==> flow/design.v <==
module top(
  input  logic         clk,
  input  logic         rst_n,
  input  logic [31:0]  a, b, c, d, e,  
  output logic [63:0]  y  
);
logic [63:0] mul1_reg, mul2_reg;    
logic [63:0] mul3_reg;             
logic [63:0] sum1_reg;             
logic [63:0] sum2_reg;             
logic [63:0] final_result_reg;    
always_ff @(posedge clk or negedge rst_n) begin
  if (!rst_n) begin
    mul1_reg <= '0;
    mul2_reg <= '0;
  end else begin
    mul1_reg <= a * b;    
    mul2_reg <= c * d;    
  end
end
always_ff @(posedge clk or negedge rst_n) begin
  if (!rst_n) begin
    mul3_reg <= '0;
  end else begin
    mul3_reg <= mul1_reg[31:0] * e;  
  end
end
always_ff @(posedge clk or negedge rst_n) begin
  if (!rst_n) begin
    sum1_reg <= '0;
  end else begin
    sum1_reg <= mul1_reg + mul2_reg;
  end
end
always_ff @(posedge clk or negedge rst_n) begin
  if (!rst_n) begin
    sum2_reg <= '0;
  end else begin
    sum2_reg <= sum1_reg + mul3_reg;
  end
end
always_ff @(posedge clk or negedge rst_n) begin
  if (!rst_n) begin
    final_result_reg <= '0;
  end else begin
    if (|a)  
      final_result_reg <= sum2_reg + sum1_reg;
    else
      final_result_reg <= sum2_reg - mul2_reg;
  end
end
(* IOB="TRUE" *)
always_ff @(posedge clk or negedge rst_n) begin
  if (!rst_n) begin
    y <= '0;
  end else begin
    y <= final_result_reg;
  end
end
endmodule
==> flow/run.sh <==
#!/bin/bash
# the make line also repeats each setting of config.mk as NAME=value (left out here)
make -C /OpenROAD-flow-scripts/flow DESIGN_CONFIG=/design/flow/config.mk WORK_HOME=/design/flow/orfs CLKGATE_MAP_FILE= finish
==> flow/config.mk <==
export PLATFORM = sky130hd
export DESIGN_NAME = top
export DESIGN_NICKNAME = top
export VERILOG_FILES = /design/flow/design.v
export SDC_FILE = /design/flow/constraint.sdc
export NUM_CORES = 4
export LEC_CHECK = 0
export CAP_MARGIN = 20
export CORE_MARGIN = 2
export CORE_UTILIZATION = 72
export PLACE_DENSITY = 0.41
export SETUP_SLACK_MARGIN = 1.27
export SLEW_MARGIN = 20
==> flow/constraint.sdc <==
create_clock -name core_clock -period 9.95 [get_ports {clk}]
set_input_delay 1.9900 -clock core_clock [delete_from_list [all_inputs] [get_ports {clk}]]
set_output_delay 1.9900 -clock core_clock [all_outputs]
set_load 0.01 [all_outputs]
==> results.ini, run 1 <==
[synthesis]
synth_warnings=1
ys_area_mm2=0.123
syn_inst=13300
simple_gate_area_share_pct=17.0
synthTopCellsByCount=fa_1, inv_1, and2_1, nand2_1, ha_1
adder_share_pct=53.7
syn_area_mm2=0.123
ys_seq_share_pct=9.10
ys_cells=13300
ys.flops=448
top_cells_by_area=fa_1, ha_1, and2_1, dfrtp_1, inv_1
ys_top_logic_family=adder cells
synth-compound-area-share_pct=6.31
ys_types=78
mux_share_pct=0.557
top_cell=fa_1
async_flop_share_pct=100
avgSynthCellArea_um2=9.29
synthXorXnorAreaFrac_pct=3.04
top_area_cell=fa_1
edf_count=0
top_area_share_pct=43.8
syn-num-nets=17100
flop_cell=dfrtp_1

[setup_path]
required_ns=10.51
critical_path_class=in -> reg
rr_endpoint=mul3_reg[59]
cp_slowest_stage_delay_ns=0.89
path_delay_family=adder cells
timing.critical_path.buf_inv=7
timing.critical_path.to=mul1_reg[58]
r2r_start=mul1_reg[12]
cp.depth=26
r2r_cells=25
cp_slowest_cell=fa_1
cp-end-kind=register
worstSetupStartpointType=primary input
path_max_fanout=6
cpMostUsedCell=fa_1
r2r_slack_ns=1.71
cp.arrival_ns=9.57
cp-startpoint=b[17]

[place]
place_hpwl_um=282000
post-place-ws_ns=-0.190
globalplace.congestion=0.984
dp_cells=15400
post_dp_cell_area_mm2=0.130
io_buffers=225

[cells_and_area]
final-instance-count-excl-fill=15800
nNetsFinal=17400
stdcell_area_mm2=0.138
fill_cells=9969
area_growth_pct=12.0
regArea_mm2=0.0112
combGateArea_mm2=0.101

[routing]
drt-pass1-iter-count=13
avgViaCountPerCell=6.36
ant_nets=0
wl_per_cell_um=25.8
first_iter_violations=10900
vias=101000
wirelength_um=409000
post-route-drc-count=0

[floorplan]
die_w_um=418
die-height_um=418
die_area_mm2=0.174
io_pins=226
row_count=151
initCoreUtil_pct=72.6
coreArea_mm2=0.170

[min_path]
hp-start=final_result_reg[37]
min_to=y[37]
min_path_type=reg -> reg
min_path_cells=0

[global_route]
grt_pass1_vias=109000
grt_max_degree=167
grtUsageTotal_pct=45.7
grt_pass1_wl_um=608000
gr-total-overflow=0
antenna_found_initial=44

[clock_tree]
clock-root-buffer=clkbuf_16
cts_made_buffers=51
holdBufCountCts=0
htreeDepth=2
worstSkewPairLatency_ns=0.69
clk_pin_slew_ns=0.06
cts.path.max_buffers=3
clkSinkCount=448
cts_tree=yes

[timing]
post-route-min-period_ns=9.01
tightestPinTransition_ns=1.18
period_used_pct=90.5
skew_ns=0.0559
setup_viol=0
finalHoldViolations=0
whs_ns=0.343
maxSlewViolCount=0
rsz0062_at_grt=yes
relSlewSlack_pct=21.3
layout_setup_ws_ns=0.944
max_freq_ghz=0.111

[run_status]
status=no timing/DRC/antenna violations

[flow_run]
cap_violations=0
warning_count=35

-- metrics by stage --
step	util [%]	TNS, ns
4_1_cts	79.6	0
2_1_floorplan	-	0
3_3_place_gp	76.5	-0.0769
3_5_place_dp	76.5	-0.956
6_report	81.3	0
5_1_grt	81.2	0
-- layout make-up --
type                       instances  area share, %
clock inverter                    29          0.251
antenna                           44         0.0798
clock buffer                      65          0.985
inverter                        2668           7.27
multi-input combinational       9437           73.3
tap                             2218           2.01
sequential                       448           8.13
timing repair buffer             930           7.99
-- metal layers --
layer / vias up / GRT usage, % / part of all wire [%]
met5: - / 0.361 / 0.14
met4: 31 / 29.6 / 8.8
met3: 2828 / 14.6 / 14
met2: 7667 / 71.6 / 45
met1: 49700 / 54.7 / 33
li1: 40500 / - / -
-- repair_timing --
item,4_1_cts,5_1_grt
gates resized,535,664
pin swaps,106,300
cloned,81,21
buffers inserted,57,147
hold endpoints to repair,0,0
endpoints found under the setup margin,80,69
==> inputs of run 2 (changes only) <==
Settings changed: ABC_AREA set to 0, CORE_UTILIZATION 72 to 69, CTS_CLUSTER_DIAMETER set to 218, PLACE_DENSITY 0.41 to 0.67, SETUP_SLACK_MARGIN 1.27 to not set, SLEW_MARGIN 20 to 15, TNS_END_PERCENT set to 30.
Clock period 9.95 ns to 14.4 ns, I/O delays scaled along.
==> results.ini, run 2 <==
[clock_tree]
worstSkewPairLatency_ns=0.66  ; -0.03 ns
cts.path.max_buffers=3  ; unchanged
clkSinkCount=448  ; unchanged
holdBufCountCts=0  ; unchanged
htreeDepth=2  ; unchanged
cts_tree=yes
postCtsSetupRepairBufs=0  ; -100%
cts_made_buffers=52  ; +2.0%
clock-root-buffer=clkbuf_16
clk_pin_slew_ns=0.06  ; about the same
post_cts_resized=0  ; -100%

[place]
globalplace.congestion=0.967  ; -1.7%
post-place-ws_ns=1.78  ; +1.97 ns
io_buffers=225  ; unchanged
post_dp_cell_area_mm2=0.127  ; -2.2%
dp_cells=15300  ; -0.58%
place_hpwl_um=274000  ; -2.9%

[routing]
ant_nets=0  ; unchanged
wirelength_um=349000  ; -15%
drt-pass1-iter-count=6  ; -7
post-route-drc-count=0  ; unchanged
avgViaCountPerCell=6.00  ; -5.5%
vias=92500  ; -8.1%
num_antenna_cells=0  ; -100%
first_iter_violations=7055  ; -35%
wl_per_cell_um=22.7  ; -12%

[flow_run]
cap_violations=0  ; unchanged
warning_count=28  ; -20%

[setup_path]
cp_slowest_stage_delay_ns=1.22  ; +0.33 ns
required_ns=14.92  ; +4.41 ns
cp.depth=27  ; +3.8%
rr_endpoint=mul3_reg[59]
cp.arrival_ns=12.74  ; +3.17 ns
r2r_cells=25  ; unchanged
cp-end-kind=register
timing.critical_path.buf_inv=7  ; unchanged
critical_path_class=in -> reg
cp_slowest_cell=clkdlybuf4s50_1
path_delay_family=adder cells
worstSetupStartpointType=primary input
r2r_slack_ns=5.46  ; +3.75 ns
timing.critical_path.to=mul1_reg[63]
path_max_fanout=20  ; +14
cp-startpoint=a[23]
cpMostUsedCell=fa_1
r2r_start=mul1_reg[15]

[cells_and_area]
stdcell_area_mm2=0.129  ; -6.6%
nNetsFinal=16800  ; -3.1%
final-instance-count-excl-fill=15400  ; -2.7%
area_growth_pct=4.55

[synthesis]
syn_area_mm2=0.123  ; unchanged
async_flop_share_pct=100  ; unchanged
top_cells_by_area=fa_1, ha_1, and2_1, dfrtp_1, inv_1
adder_share_pct=53.7  ; unchanged
ys_cells=13300  ; unchanged
synthXorXnorAreaFrac_pct=3.04  ; unchanged
synthTopCellsByCount=fa_1, inv_1, and2_1, nand2_1, ha_1
top_area_cell=fa_1
ys_types=78  ; unchanged
simple_gate_area_share_pct=17.0  ; unchanged
syn-num-nets=17100  ; unchanged
top_cell=fa_1
flop_cell=dfrtp_1
edf_count=0  ; unchanged
ys_top_logic_family=adder cells
ys_area_mm2=0.123  ; unchanged
synth_warnings=1  ; unchanged
avgSynthCellArea_um2=9.29  ; unchanged
top_area_share_pct=43.8  ; unchanged
ys_seq_share_pct=9.10  ; unchanged
mux_share_pct=0.557  ; unchanged
syn_inst=13300  ; unchanged
ys.flops=448  ; unchanged
synth-compound-area-share_pct=6.31  ; unchanged

[timing]
period_used_pct=84.9  ; -5.6 points
layout_setup_ws_ns=2.18  ; +1.23 ns
max_freq_ghz=0.0818
skew_ns=0.0394  ; -0.0165 ns
whs_ns=0.341  ; -0.00216 ns
setup_viol=0  ; unchanged
rsz0062_at_grt=no
relSlewSlack_pct=15.6  ; -5.6 points
post-route-min-period_ns=12.22
tightestPinTransition_ns=1.26  ; +0.0805 ns
maxSlewViolCount=0  ; unchanged
finalHoldViolations=0  ; unchanged
finalSetupTns_ns=0  ; unchanged

[global_route]
grtUsageMet3_pct=7.65  ; -6.9 points
grt_pass1_vias=102000  ; -6.5%
antenna_found_initial=5  ; -89%
grt_pass1_wl_um=561000  ; -7.7%
grt.busiest_layer=met2
use_met1_pct=51.3  ; -3.4 points
grtUsageTotal_pct=40.0  ; -5.8 points
grt_max_degree=82  ; -51%
gr-total-overflow=0  ; unchanged
use_met2_pct=65.5  ; -6.1 points

[floorplan]
coreArea_mm2=0.178  ; +4.8%
die-height_um=426  ; +2.1%
io_pins=226  ; unchanged
initCoreUtil_pct=69.2  ; -3.3 points
row_count=155  ; +2.6%
die_w_um=426  ; +2.1%
die_area_mm2=0.182  ; +4.3%

[min_path]
min_path_type=reg -> reg
min_path_cells=0  ; unchanged
min_to=y[31]
hp-start=final_result_reg[31]

[run_status]
status=no timing/DRC/antenna violations

[run 2: area by class of cell]
class	instances	area (um^2)
Fill cell	13300	49100
Clock inverter	29	423
Clock buffer	68	1440
Inverter	2668	10000
Sequential cell	448	11200
Multi-Input combinational cell	9437	99300
Timing Repair Buffer	399	3440
Tap cell	2355	2950
[run 2: stage by stage]
| step | util (%) |
|---|---|
| finish | 72.4 |
| floorplan | - |
| global route | 72.4 |
| global placement | 71.3 |
| detailed placement | 71.3 |
| CTS | 72.4 |
[run 2: layer usage]
metal	vias to the layer above	wire length (um)
li1	39300	-
met1	47300	131000
met2	4750	166000
met3	1173	31900
met4	2	20200
met5	-	13
==> inputs of run 3 (changes only) <==
Settings changed: CORE_UTILIZATION 69 to 72, CTS_CLUSTER_SIZE set to 14, PLACE_DENSITY 0.67 to not set, PLACE_DENSITY_LB_ADDON set to 0.19, SETUP_SLACK_MARGIN set to 1.58.
Clock period 14.4 ns to 8.16 ns, I/O delays scaled along.
==> results.ini, run 3 <==
[run_status]
status=did not finish
stop_stage=global routing

[synthesis]
synth-compound-area-share_pct=6.31  ; unchanged
adder_share_pct=53.7  ; unchanged
top_cells_by_area=fa_1, ha_1, and2_1, dfrtp_1, inv_1
ys_top_logic_family=adder cells
syn_area_mm2=0.123  ; unchanged
ys_area_mm2=0.123  ; unchanged
synthXorXnorAreaFrac_pct=3.04  ; unchanged
async_flop_share_pct=100  ; unchanged
ys.flops=448  ; unchanged
top_area_cell=fa_1
mux_share_pct=0.557  ; unchanged
ys_seq_share_pct=9.10  ; unchanged
flop_cell=dfrtp_1
synth_warnings=1  ; unchanged
top_cell=fa_1
top_area_share_pct=43.8  ; unchanged
edf_count=0  ; unchanged
avgSynthCellArea_um2=9.29  ; unchanged
syn-num-nets=17100  ; unchanged
syn_inst=13300  ; unchanged
synthTopCellsByCount=fa_1, inv_1, and2_1, nand2_1, ha_1
simple_gate_area_share_pct=17.0  ; unchanged
ys_types=78  ; unchanged
ys_cells=13300  ; unchanged

[clock_tree]
htreeDepth=2  ; unchanged
clock-root-buffer=clkbuf_16
cts_made_buffers=37  ; -29%
clkSinkCount=448  ; unchanged
cts.path.max_buffers=3  ; unchanged

[place]
post-place-ws_ns=-1.34  ; -3.12 ns
globalplace.congestion=0.982  ; +1.5%
place_hpwl_um=301000  ; +9.9%
io_buffers=225  ; unchanged

[floorplan]
io_pins=226  ; unchanged
die_w_um=418  ; -2.1%
coreArea_mm2=0.170  ; -4.6%
die-height_um=418  ; -2.1%
initCoreUtil_pct=72.6  ; +3.3 points
die_area_mm2=0.174  ; -4.1%
row_count=151  ; -2.6%

-- run 3: metrics by stage --
stage	util [%]	cell area, um^2	hold WS [ns]	std cells
after CTS	86.2	146000	0.328	16600
after detailed placement	80.8	137000	0.335	16200
after global placement	80.8	137000	0.332	16200
after floorplan	-	125000	0.331	13300
-- run 3: what timing repair did --
action | CTS
buffers inserted | 342
setup endpoints to repair | 176
hold buffers | 0
pin swaps | 717
gates resized | 1541
cloned | 82
==> inputs of run 4 (changes only) <==
Settings changed: ABC_AREA 0 to not set, CORE_UTILIZATION 72 to 70, CTS_CLUSTER_DIAMETER 218 to not set, CTS_CLUSTER_SIZE 14 to not set, PLACE_DENSITY_LB_ADDON 0.19 to 0.24, SETUP_SLACK_MARGIN 1.58 to 1.41, SLEW_MARGIN 15 to 20, TNS_END_PERCENT 30 to not set.
Clock period 8.16 ns to 8.09 ns, I/O delays scaled along.
==> results.ini, run 4 <==
[synthesis]
ys.flops=448  ; unchanged
avgSynthCellArea_um2=9.29  ; unchanged
ys_seq_share_pct=9.10  ; unchanged
adder_share_pct=53.7  ; unchanged
simple_gate_area_share_pct=17.0  ; unchanged
edf_count=0  ; unchanged
top_cell=fa_1
synthTopCellsByCount=fa_1, inv_1, and2_1, nand2_1, ha_1
syn-num-nets=17100  ; unchanged
async_flop_share_pct=100  ; unchanged
ys_cells=13300  ; unchanged
syn_inst=13300  ; unchanged
ys_types=78  ; unchanged
synth_warnings=1  ; unchanged
syn_area_mm2=0.123  ; unchanged
synthXorXnorAreaFrac_pct=3.04  ; unchanged
mux_share_pct=0.557  ; unchanged
ys_area_mm2=0.123  ; unchanged
top_cells_by_area=fa_1, ha_1, and2_1, dfrtp_1, inv_1
flop_cell=dfrtp_1
top_area_share_pct=43.8  ; unchanged
top_area_cell=fa_1
ys_top_logic_family=adder cells
synth-compound-area-share_pct=6.31  ; unchanged

[run_status]
stop_stage=global routing
status=did not finish

[clock_tree]
holdBufCountCts=0  ; unchanged
cts.path.max_buffers=3  ; unchanged
cts_made_buffers=52  ; +41%
htreeDepth=2  ; unchanged
clkSinkCount=448  ; unchanged
clock-root-buffer=clkbuf_16

[place]
post_dp_cell_area_mm2=0.137  ; about the same
io_buffers=225  ; unchanged
dp_cells=16300  ; +0.59%
globalplace.congestion=0.988  ; +0.58%
place_hpwl_um=298000  ; -0.97%

[floorplan]
io_pins=226  ; unchanged
die_area_mm2=0.179  ; +2.8%
die_w_um=423  ; +1.4%
initCoreUtil_pct=70.6  ; -2.0 points
row_count=153  ; +1.3%
coreArea_mm2=0.174  ; +2.8%
die-height_um=423  ; +1.4%

## run 4: what timing repair did
action / in CTS
pin swaps: 660
gates cloned: 85
setup buffers: 286
setup endpoints to repair: 174
gates resized: 1407
## run 4: stage by stage
stage                     hold WS (ns)  worst slack (ns)  utilization (%)
after CTS                        0.349            -0.156             83.8
after detailed placement         0.335             -1.33             78.6
after global placement           0.335             -1.25             78.6
after floorplan                  0.331            -0.234                -
==> inputs of run 5 (changes only) <==
Settings changed: ABC_AREA set to 1, CORE_MARGIN 2 to 7, CORE_UTILIZATION 70 to 46, CTS_CLUSTER_DIAMETER set to 218, PLACE_DENSITY_LB_ADDON 0.24 to 0.19, SETUP_SLACK_MARGIN 1.41 to not set, SLEW_MARGIN 20 to 15, TNS_END_PERCENT set to 30.
Clock period 8.09 ns to 15.0 ns, I/O delays scaled along.
==> results.ini, run 5 <==
[setup_path]
timing.critical_path.to=mul3_reg[60]
r2r_start=mul1_reg[5]
cp.arrival_ns=10.26
worstSetupStartpointType=primary input
path_delay_family=adder cells
cp.depth=24
timing.critical_path.buf_inv=6
cp-end-kind=register
rr_endpoint=mul3_reg[60]
required_ns=15.53
cpMostUsedCell=fa_1
cp-startpoint=e[8]
critical_path_class=in -> reg
path_max_fanout=32
cp_slowest_stage_delay_ns=0.56
worstPathCellList=clkdlybuf4s50_1 -> buf_4 -> nand2_1 -> inv_1 -> fa_1 -> fa_1 -> inv_1 -> fa_1 -> fa_1 -> inv_1 -> fa_1 -> fa_1 -> fa_1 -> fa_1 -> ha_1 -> nand2_1 -> nor2_1 -> inv_1 -> nor3_1 -> nand3_1 -> nand2_1 -> nand2_1 -> nand3_1 -> nand2_1
cp_slowest_cell=fa_1
r2r_slack_ns=7.22
r2r_cells=25

[floorplan]
row_count=198  ; +29%
io_pins=226  ; unchanged
die-height_um=554  ; +31%
initCoreUtil_pct=46.2  ; -24 points
coreArea_mm2=0.290  ; +66%
die_w_um=554  ; +31%
die_area_mm2=0.307  ; +71%

[synthesis]
async_flop_share_pct=100  ; unchanged
synthXorXnorAreaFrac_pct=1.89  ; -1.1 points
synthTopCellsByCount=inv_1, nand2_1, fa_1, nor2_1, ha_1
ys.flops=448  ; unchanged
mux_share_pct=0  ; -0.56 points
flop_cell=dfrtp_1
syn_area_mm2=0.134  ; +8.9%
avgSynthCellArea_um2=7.39  ; -20%
syn_inst=18100  ; +37%
ys_cells=18100  ; +37%
synth-compound-area-share_pct=3.92  ; -2.4 points
ys_seq_share_pct=8.36  ; -0.74 points
ys_types=46  ; -41%
top_area_cell=fa_1
syn-num-nets=22000  ; +29%
synth_warnings=1  ; unchanged
ys_area_mm2=0.134  ; +8.9%
top_cell=inv_1
ys_top_logic_family=adder cells
top_area_share_pct=40.2  ; -3.6 points
top_cells_by_area=fa_1, inv_1, nand2_1, ha_1, dfrtp_1
adder_share_pct=49.3  ; -4.4 points
edf_count=0  ; unchanged
simple_gate_area_share_pct=19.5  ; +2.5 points

[routing]
post-route-drc-count=0
avgViaCountPerCell=4.99
wirelength_um=436000
first_iter_violations=8087
wl_per_cell_um=19.9
ant_nets=0
drt-pass1-iter-count=6
vias=110000

[clock_tree]
htreeDepth=2  ; unchanged
postCtsSetupRepairBufs=0  ; -100%
cts_made_buffers=57  ; +9.6%
clock-root-buffer=clkbuf_16
worstSkewPairLatency_ns=0.69
clk_pin_slew_ns=0.06
holdBufCountCts=0  ; unchanged
post_cts_resized=0  ; -100%
clkSinkCount=448  ; unchanged
cts.path.max_buffers=3  ; unchanged
cts_tree=yes

[place]
io_buffers=225  ; unchanged
dp_cells=21800  ; +34%
place_hpwl_um=360000  ; +21%
globalplace.congestion=0.987  ; about the same

[timing]
max_freq_ghz=0.103
maxSlewViolCount=0
relSlewSlack_pct=19.2
finalHoldViolations=0
setup_viol=0
skew_ns=0.0641
rsz0062_at_grt=no
period_used_pct=64.9
tightestPinTransition_ns=1.20
finalSetupTns_ns=0
post-route-min-period_ns=9.74

[global_route]
grt_max_degree=106
grtUsageTotal_pct=28.6
antenna_found_initial=15
grt_pass1_vias=115000
gr-total-overflow=0
grt_pass1_wl_um=682000

[flow_run]
cap_violations=0
warning_count=29

[min_path]
min_path_cells=0
hp-start=final_result_reg[33]
min_path_type=reg -> reg
min_to=y[33]

[run_status]
status=no timing/DRC/antenna violations

[cells_and_area]
nNetsFinal=21800
area_growth_pct=6.15
final-instance-count-excl-fill=22000

==> run 5: through the flow <==
step                hold WS [ns]  util (%)  setup slack [ns]  area [um^2]
CTS                        0.345      49.0              5.27       142000
detailed placement         0.335      48.3              4.60       140000
global route               0.349      49.0              5.00       142000
finish                     0.343      49.0              5.26       142000
floorplan                  0.331         -              5.91       134000
global placement           0.332      48.3              4.56       140000
==> run 5: cell type report <==
class                   instances  area (um^2)
clock buffers                  71         1580
repair buffers                420         3690
inverters                    5429        20400
well taps                    3900         4880
diodes                          4         10.0
clock inverters                35          462
flip-flops and latches        448        11200
multi-input cells           11600       100000
fillers                     29500       148000
==> run 5: routing by layer <==
layer | global-route usage, % | vias to the layer above | wire [um]
li1 | - | 50900 | -
met1 | 39.0 | 54700 | 189000
met2 | 48.9 | 3287 | 209000
met3 | 2.64 | 675 | 24400
met4 | 7.74 | 10 | 13800
met5 | 0 | - | 63
==> inputs of run 6 (changes only) <==
Settings changed: ABC_AREA 1 to not set, CORE_MARGIN 7 to 2, CORE_UTILIZATION 46 to 58, CTS_CLUSTER_DIAMETER 218 to not set, CTS_CLUSTER_SIZE set to 97, PLACE_DENSITY_LB_ADDON 0.19 to not set, SLEW_MARGIN 15 to 20, TNS_END_PERCENT 30 to not set.
Clock period 15.0 ns to 6.86 ns, I/O delays scaled along.
==> results.ini, run 6 <==
[timing]
period_used_pct=116  ; +51 points
post-route-min-period_ns=7.97
setup_viol=131  ; +131
tightestPinTransition_ns=0.992  ; -0.207 ns
finalHoldViolations=0  ; unchanged
relSlewSlack_pct=33.8  ; +15 points
layout_setup_ws_ns=-1.11  ; -6.38 ns
max_freq_ghz=0.125
rsz0062_at_grt=yes
maxSlewViolCount=0  ; unchanged
skew_ns=0.0584  ; -0.00572 ns

[synthesis]
simple_gate_area_share_pct=17.0  ; -2.5 points
ys.flops=448  ; unchanged
top_area_cell=fa_1
synth_warnings=1  ; unchanged
syn_area_mm2=0.123  ; -8.2%
syn-num-nets=17100  ; -22%
ys_area_mm2=0.123  ; -8.2%
top_area_share_pct=43.8  ; +3.6 points
top_cells_by_area=fa_1, ha_1, and2_1, dfrtp_1, inv_1
adder_share_pct=53.7  ; +4.4 points
syn_inst=13300  ; -27%
ys_seq_share_pct=9.10  ; +0.74 points
synthTopCellsByCount=fa_1, inv_1, and2_1, nand2_1, ha_1
mux_share_pct=0.557  ; +0.56 points
top_cell=fa_1
synth-compound-area-share_pct=6.31  ; +2.4 points
avgSynthCellArea_um2=9.29  ; +26%
edf_count=0  ; unchanged
ys_top_logic_family=adder cells
async_flop_share_pct=100  ; unchanged
synthXorXnorAreaFrac_pct=3.04  ; +1.1 points
ys_types=78  ; +70%
ys_cells=13300  ; -27%
flop_cell=dfrtp_1

[clock_tree]
clk_pin_slew_ns=0.06  ; about the same
worstSkewPairLatency_ns=0.71  ; +0.02 ns
clkSinkCount=448  ; unchanged
cts.path.max_buffers=3  ; unchanged
cts_made_buffers=53  ; -7.0%
clock-root-buffer=clkbuf_16
htreeDepth=2  ; unchanged
cts_tree=yes

[setup_path]
critical_path_class=in -> reg
r2r_start=mul1_reg[27]
r2r_cells=24  ; -4.0%
required_ns=7.44  ; -8.09 ns
timing.critical_path.to=mul3_reg[59]
r2r_slack_ns=-0.81  ; -8.03 ns
timing.critical_path.buf_inv=7  ; +1
worstSetupStartpointType=primary input
cp.depth=27  ; +13%
path_max_fanout=5  ; -84%
cpMostUsedCell=fa_1
path_delay_family=adder cells
cp-end-kind=register
rr_endpoint=mul3_reg[59]
cp-startpoint=e[7]
cp_slowest_stage_delay_ns=0.57  ; about the same
cp.arrival_ns=8.55  ; -1.71 ns
cp_slowest_cell=fa_2

[global_route]
grt_pass1_vias=109000  ; -5.4%
grtUsageTotal_pct=37.6  ; +9.0 points
use_met2_pct=61.8  ; +13 points
antenna_found_initial=14  ; -1
use_met1_pct=48.8  ; +9.8 points
grt_pass1_wl_um=626000  ; -8.2%
grtUsageMet3_pct=6.20  ; +3.6 points
gr-total-overflow=0  ; unchanged
grt_max_degree=163  ; +54%
grt.busiest_layer=met2

[place]
dp_cells=17100  ; -22%
post_dp_cell_area_mm2=0.141  ; +0.59%
globalplace.congestion=0.962  ; -2.6%
post-place-ws_ns=-2.31  ; -6.91 ns
place_hpwl_um=310000  ; -14%
io_buffers=225  ; unchanged

[cells_and_area]
area_growth_pct=24.7
regArea_mm2=0.0112  ; unchanged
combGateArea_mm2=0.104  ; +4.0%
final-instance-count-excl-fill=17700  ; -20%
fill_cells=15500  ; -48%
stdcell_area_mm2=0.154  ; +7.9%
nNetsFinal=18600  ; -15%
fin_util_pct=72.6  ; +24 points

[floorplan]
coreArea_mm2=0.211  ; -27%
die_area_mm2=0.216  ; -30%
io_pins=226  ; unchanged
die_w_um=465  ; -16%
initCoreUtil_pct=58.2  ; +12 points
die-height_um=465  ; -16%
row_count=169  ; -15%

[min_path]
min_to=y[37]
hp-start=final_result_reg[37]
min_path_cells=0  ; unchanged
min_path_type=reg -> reg

[flow_run]
warning_count=37  ; +28%
cap_violations=0  ; unchanged

[run_status]
so_faults=setup timing
status=finished with violations

[routing]
post-route-drc-count=0  ; unchanged
first_iter_violations=7652  ; -5.4%
vias=99400  ; -9.3%
avgViaCountPerCell=5.63  ; +13%
ant_nets=0  ; unchanged
wirelength_um=401000  ; -8.2%
wl_per_cell_um=22.7  ; +14%
drt-pass1-iter-count=6  ; unchanged

==> run 6: timing repair <==
action                                  in CTS  in global routing
buffers inserted                           304                129
endpoints found under the hold margin        0                  0
pin swaps                                  700                674
endpoints found under the setup margin     151                148
resized                                   1351                725
cloned                                      71                 10
hold buffers                                 0                  0
==> run 6: cell type report <==
class | count | area share (%)
inverter | 2668 | 6.52
multi-input combinational | 9437 | 67.8
clock inverter | 42 | 0.425
tap | 2821 | 2.30
antenna | 8 | 0.0130
sequential | 448 | 7.30
timing repair buffer | 2179 | 14.7
clock buffer | 58 | 0.895
==> run 6: metal layers <==
metal  vias to the layer above  wire length, um
li1                      42900                -
met1                     50800           153000
met2                      4440           191000
met3                      1269            34000
met4                         8            22900
met5                         -              115
==> run 6: stage by stage <==
step | hold WS (ns) | setup TNS [ns]
4_1_cts | 0.347 | -81.08
5_1_grt | 0.353 | -109.90
6_report | 0.346 | -87.81
2_1_floorplan | 0.331 | -72.35
3_3_place_gp | 0.332 | -246.73
3_5_place_dp | 0.335 | -252.41
==> inputs of run 7 (changes only) <==
Settings changed: CAP_MARGIN 20 to 0, CELL_PAD_IN_SITES_DETAIL_PLACEMENT set to 1, CORE_ASPECT_RATIO set to 1.12, CORE_UTILIZATION 58 to 45, CTS_CLUSTER_DIAMETER set to 141, CTS_CLUSTER_SIZE 97 to not set, GPL_ROUTABILITY_DRIVEN set to 0, MIN_ROUTING_LAYER set to met2, PLACE_DENSITY_LB_ADDON set to 0.25, SLEW_MARGIN 20 to 15.
Clock period 6.86 ns to 9.93 ns, I/O delays scaled along.
==> results.ini, run 7 <==
[synthesis]
top_area_share_pct=43.8  ; unchanged
avgSynthCellArea_um2=9.29  ; unchanged
ys_seq_share_pct=9.10  ; unchanged
async_flop_share_pct=100  ; unchanged
mux_share_pct=0.557  ; unchanged
top_cell=fa_1
ys_cells=13300  ; unchanged
top_area_cell=fa_1
synthXorXnorAreaFrac_pct=3.04  ; unchanged
ys_area_mm2=0.123  ; unchanged
ys.flops=448  ; unchanged
synthTopCellsByCount=fa_1, inv_1, and2_1, nand2_1, ha_1
syn_inst=13300  ; unchanged
adder_share_pct=53.7  ; unchanged
top_cells_by_area=fa_1, ha_1, and2_1, dfrtp_1, inv_1
flop_cell=dfrtp_1
ys_types=78  ; unchanged
edf_count=0  ; unchanged
syn_area_mm2=0.123  ; unchanged
simple_gate_area_share_pct=17.0  ; unchanged
syn-num-nets=17100  ; unchanged
synth_warnings=1  ; unchanged
ys_top_logic_family=adder cells
synth-compound-area-share_pct=6.31  ; unchanged

[setup_path]
critical_path_class=in -> reg
worstSetupStartpointType=primary input
r2r_cells=28  ; +17%
timing.critical_path.to=mul1_reg[63]
path_max_fanout=8  ; +3
required_ns=10.52  ; +3.08 ns
r2r_slack_ns=1.01  ; +1.82 ns
rr_endpoint=mul3_reg[59]
cp.arrival_ns=10.29  ; +1.74 ns
path_delay_family=adder cells
cp.depth=27  ; unchanged
cp_slowest_cell=clkdlybuf4s50_1
r2r_start=mul1_reg[10]
cp-startpoint=a[26]
cp-end-kind=register
timing.critical_path.buf_inv=7  ; unchanged
cpMostUsedCell=fa_1
cp_slowest_stage_delay_ns=0.71  ; +0.14 ns

[floorplan]
die-height_um=558  ; +20%
die_w_um=498  ; +7.2%
io_pins=226  ; unchanged
row_count=203  ; +20%
die_area_mm2=0.278  ; +29%
coreArea_mm2=0.273  ; +29%
initCoreUtil_pct=45.2  ; -13 points

[clock_tree]
htreeDepth=2  ; unchanged
worstSkewPairLatency_ns=0.71  ; about the same
cts_made_buffers=50  ; -5.7%
clock-root-buffer=clkbuf_16
postCtsSetupRepairBufs=0  ; -100%
cts.path.max_buffers=3  ; unchanged
clkSinkCount=448  ; unchanged
clk_pin_slew_ns=0.06  ; about the same
cts_tree=yes

[flow_run]
cap_violations=0  ; unchanged
warning_count=30  ; -19%

[global_route]
grtUsageTotal_pct=42.6  ; +5.0 points
grt_max_degree=126  ; -23%
antenna_found_initial=1  ; -13
gr-total-overflow=0  ; unchanged
grt_pass1_wl_um=621000  ; -0.80%
grt_pass1_vias=155000  ; +42%

[cells_and_area]
stdcell_area_mm2=0.135  ; -12%
area_growth_pct=9.73
nNetsFinal=17300  ; -7.3%

[timing]
whs_ns=0.341  ; -0.00450 ns
skew_ns=0.0849  ; +0.0265 ns
maxSlewViolCount=0  ; unchanged
relSlewSlack_pct=15.7  ; -18 points
post-route-min-period_ns=9.70
tightestPinTransition_ns=1.25  ; +0.259 ns
period_used_pct=97.7  ; -19 points
layout_setup_ws_ns=0.229  ; +1.34 ns
max_freq_ghz=0.103
finalHoldViolations=0  ; unchanged
setup_viol=0  ; -100%

[place]
io_buffers=225  ; unchanged
place_hpwl_um=317000  ; +2.4%
post_dp_cell_area_mm2=0.133  ; -5.7%
post-place-ws_ns=-0.798  ; +1.51 ns

[min_path]
min_path_type=reg -> reg
hp-start=final_result_reg[34]
min_to=y[34]
min_path_cells=0  ; unchanged

[routing]
avgViaCountPerCell=7.40  ; +31%
post-route-drc-count=0  ; unchanged
wl_per_cell_um=22.9  ; +1.0%
wirelength_um=391000  ; -2.3%
first_iter_violations=24000  ; +210%
drt-pass1-iter-count=15  ; +9
vias=126000  ; +27%
ant_nets=0  ; unchanged

[run_status]
status=no timing/DRC/antenna violations

-- run 7: area by class of cell --
class | count | area [um^2]
multi-input cells | 9437 | 99300
diodes | 32 | 80.1
flip-flops and latches | 448 | 11200
inverters | 2668 | 10000
well taps | 3587 | 4490
clock inverters | 26 | 438
repair buffers | 815 | 8140
fillers | 31100 | 137000
clock buffers | 67 | 1390
-- run 7: repair_timing --
action / 4_1_cts / 5_1_grt
endpoints found under the setup margin: 1 / 32
pin swaps: 0 / 3
hold buffers: 0 / 0
gates resized: 1 / 26
-- run 7: stage by stage --
stage | setup TNS (ns) | util (%) | std cells
floorplan | 0 | - | 13300
global placement | -2.36 | 48.8 | 17000
detailed placement | -7.53 | 48.8 | 17000
CTS | 0 | 49.5 | 17000
global route | -0.0162 | 49.5 | 17100
finish | 0 | 49.6 | 17100
-- run 7: per-layer routing --
layer / wire length, um / share of wire (%) / vias up / global-route usage, %
li1: - / - / 39900 / -
met1: 0 / 0 / 45900 / -
met2: 197000 / 50 / 35100 / 53.1
met3: 142000 / 36 / 5268 / 50.9
met4: 50400 / 13 / 76 / 13.3
met5: 2130 / 0.54 / - / 9.79
